==> v21: inputs <==
==> flow/design.v (excerpt) <==
module fix_audio_ns(
	output reg ack, 
	output reg overflow, 
	output reg [16-1:0] tx_data, 
	input [16-1:0] rx_data, 
	input [16+16+16+4-1:0] conf, 
	input req, 
	input enable, 
	input rstn, clk 
);
reg [5:0] cst;
localparam
	st_error = (53^(53>>1)),
	st_done = (52^(52>>1)),
	st_vol = (51^(51>>1)), st_load_vol = (50^(50>>1)),
	st_vol_idle = (49^(49>>1)),
	st_kal_update_eec = (48^(48>>1)), st_kal_update_load_eec = (47^(47>>1)),
	st_kal_update_es = (46^(46>>1)), st_kal_update_load_es = (45^(45>>1)),
	st_kal_update_k = (44^(44>>1)),
	st_kal_update_k_load = (43^(43>>1)), st_kal_update_k_1 = (42^(42>>1)),
	st_kal_idle = (40^(40>>1)),
	st_lpf_y0 = (38^(38>>1)), st_lpf_a1 = (37^(37>>1)), 
	st_lpf_a6 = (36^(36>>1)), st_lpf_load_a6 = (35^(35>>1)), 
	st_lpf_a5 = (34^(34>>1)), st_lpf_load_a5 = (33^(33>>1)), 
	st_lpf_a4 = (32^(32>>1)), st_lpf_load_a4 = (31^(31>>1)), 
	st_lpf_a3 = (30^(30>>1)), st_lpf_load_a3 = (29^(29>>1)), 
	st_lpf_a2 = (28^(28>>1)), st_lpf_load_a2 = (27^(27>>1)), 
	st_lpf_b6 = (26^(26>>1)), st_lpf_load_b6 = (25^(25>>1)), 
	st_lpf_b5 = (24^(24>>1)), st_lpf_load_b5 = (23^(23>>1)), 
	st_lpf_b4 = (22^(22>>1)), st_lpf_load_b4 = (21^(21>>1)), 
  ...
clock: 103.0 ns
lec_check: 0
cap_margin: 20
core_margin: 2
core_utilization: 16
slew_margin: 20
run.sh (not shown) runs the stock make flow with config.mk's settings and CLKGATE_MAP_FILE=.
==> inputs of v15, as changes to v21 <==
Settings changed: CORE_UTILIZATION 16 to 72, CTS_CLUSTER_DIAMETER set to 231, CTS_CLUSTER_SIZE set to 61, MAX_ROUTING_LAYER set to met4, SETUP_SLACK_MARGIN set to 4.2.
==> flow/constraint.sdc (replaced) <==
create_clock -name core_clock -period 77.0 [get_ports {clk}]
set_input_delay 15.4000 -clock core_clock [delete_from_list [all_inputs] [get_ports {clk}]]
set_output_delay 15.4000 -clock core_clock [all_outputs]
set_load 0.01 [all_outputs]
==> inputs of v6, as changes to v21 <==
Settings changed: ABC_AREA set to 1, CORE_UTILIZATION 16 to 65, CTS_CLUSTER_SIZE set to 18, GPL_TIMING_DRIVEN set to 1, MAX_ROUTING_LAYER set to met4, SETUP_SLACK_MARGIN set to 5.0, SLEW_MARGIN 20 to 35, TNS_END_PERCENT set to 90.
==> flow/constraint.sdc (replaced) <==
create_clock -name core_clock -period 83.8 [get_ports {clk}]
set_input_delay 16.7600 -clock core_clock [delete_from_list [all_inputs] [get_ports {clk}]]
set_output_delay 16.7600 -clock core_clock [all_outputs]
set_load 0.01 [all_outputs]
==> inputs of v19, as changes to v21 <==
Settings changed: CORE_UTILIZATION 16 to 71, CTS_CLUSTER_SIZE set to 36.
==> flow/constraint.sdc (replaced) <==
create_clock -name core_clock -period 84.7 [get_ports {clk}]
set_input_delay 16.9400 -clock core_clock [delete_from_list [all_inputs] [get_ports {clk}]]
set_output_delay 16.9400 -clock core_clock [all_outputs]
set_load 0.01 [all_outputs]
==> summary.txt <==
The full implementation flow was run.

The clock latency at the later pin of the worst-skew pair stands at 0.62 ns. The flow ran to the end and the layout has no timing, DRC or antenna violations. The total wire length after detailed routing stands at 223000 µm. The timing report gives the worst reg2reg path a setup slack of 2.97 ns. The combinational gate area stands at 46600 µm².

The iteration tally of the first detailed-router pass stands at 12. In the final layout, clock buffers and inverters account for 2.28% of the cell area. Per STA, the startpoint of the critical path is u_fixu.u_fix_sdc_c[1]. The worst hold path begins at ack.

Counting stages on the worst path, the most repeated cell is sky130_fd_sc_hd__o21ai_1. The final timing summary puts the cycle share of the worst path at 96.5%. The storage element area stands at 13500 µm². The arrival time at the worst endpoint stands at 82.26 ns.

For this block, the initial DRC count from the detailed router was 8204. The logs give a warning total of 43.
(the above is from v19)
==> summary.txt <==
The full implementation flow was run.

The tally of OpenROAD warnings stands at 43. The arrival time at the worst endpoint stands at 76.15 ns. Summing all flip-flop and latch instances after layout gives 13500 µm². The iteration tally of the first detailed-router pass stands at 8.

The launch point of the worst min-delay path is recorded as hpf_y0[13]. The combinational gate area stands at 43700 µm².

The timing report gives the worst reg2reg path a setup slack of 8.17 ns. The run finished with no timing, DRC or antenna violations.
(the above is from v6)
==> summary.txt <==
The full implementation flow was run.

The sequential cells in the finished layout cover a total of 13500 µm². The clock latency at the later pin of the worst-skew pair stands at 0.62 ns. Warnings raised by the tools during the run amount to 42. Tracing the worst setup path back leads to its startpoint at u_fixu.u_fix_sdc_c[1]. After the first detailed-routing iteration, the DRC count stood at 5406. The area taken by multi-input combinational cells is reported as 45300 µm². The flow ran to the end and the layout has no timing, DRC or antenna violations.

The slack of the worst reg-to-reg path stands at 8.37 ns. Dividing the final minimum period by the clock period gives 91.9%.
(the above is from v21)
==> summary.txt <==
Physical implementation status

During placement, the flow inserted port buffers numbering 89. The number of I/O pins stands at 90. The routability-driven placement congestion ratio stands at 1.21. Looking at the global route congestion table, the highest-usage layer is met2. The cell area reported after detailed placement stands at 66200 µm².

The netlist area before placement stands at 60800 µm². The post-CTS hold buffer count recorded in the log is 0. The total overflow left after global routing is 108.

The share of the Yosys chip area taken by registers is 22.3%. The synth_stat.txt file lists the number of cells as 7236. The tool reported: "[ERROR GRT-0232] Routing congestion too high. Check the congestion heatmap in the GUI". The total area inside the core boundary comes to 83700 µm². The adder and majority cell fraction of the synthesized area stands at 18.1%. The number of buffers inserted during clock tree synthesis stands at 12. The flow stopped in global routing.

Per the repair_timing log after CTS, setup buffers inserted total 390. The run stopped with a tool error. The H-tree depth stands at 1.
(the above is from v15)
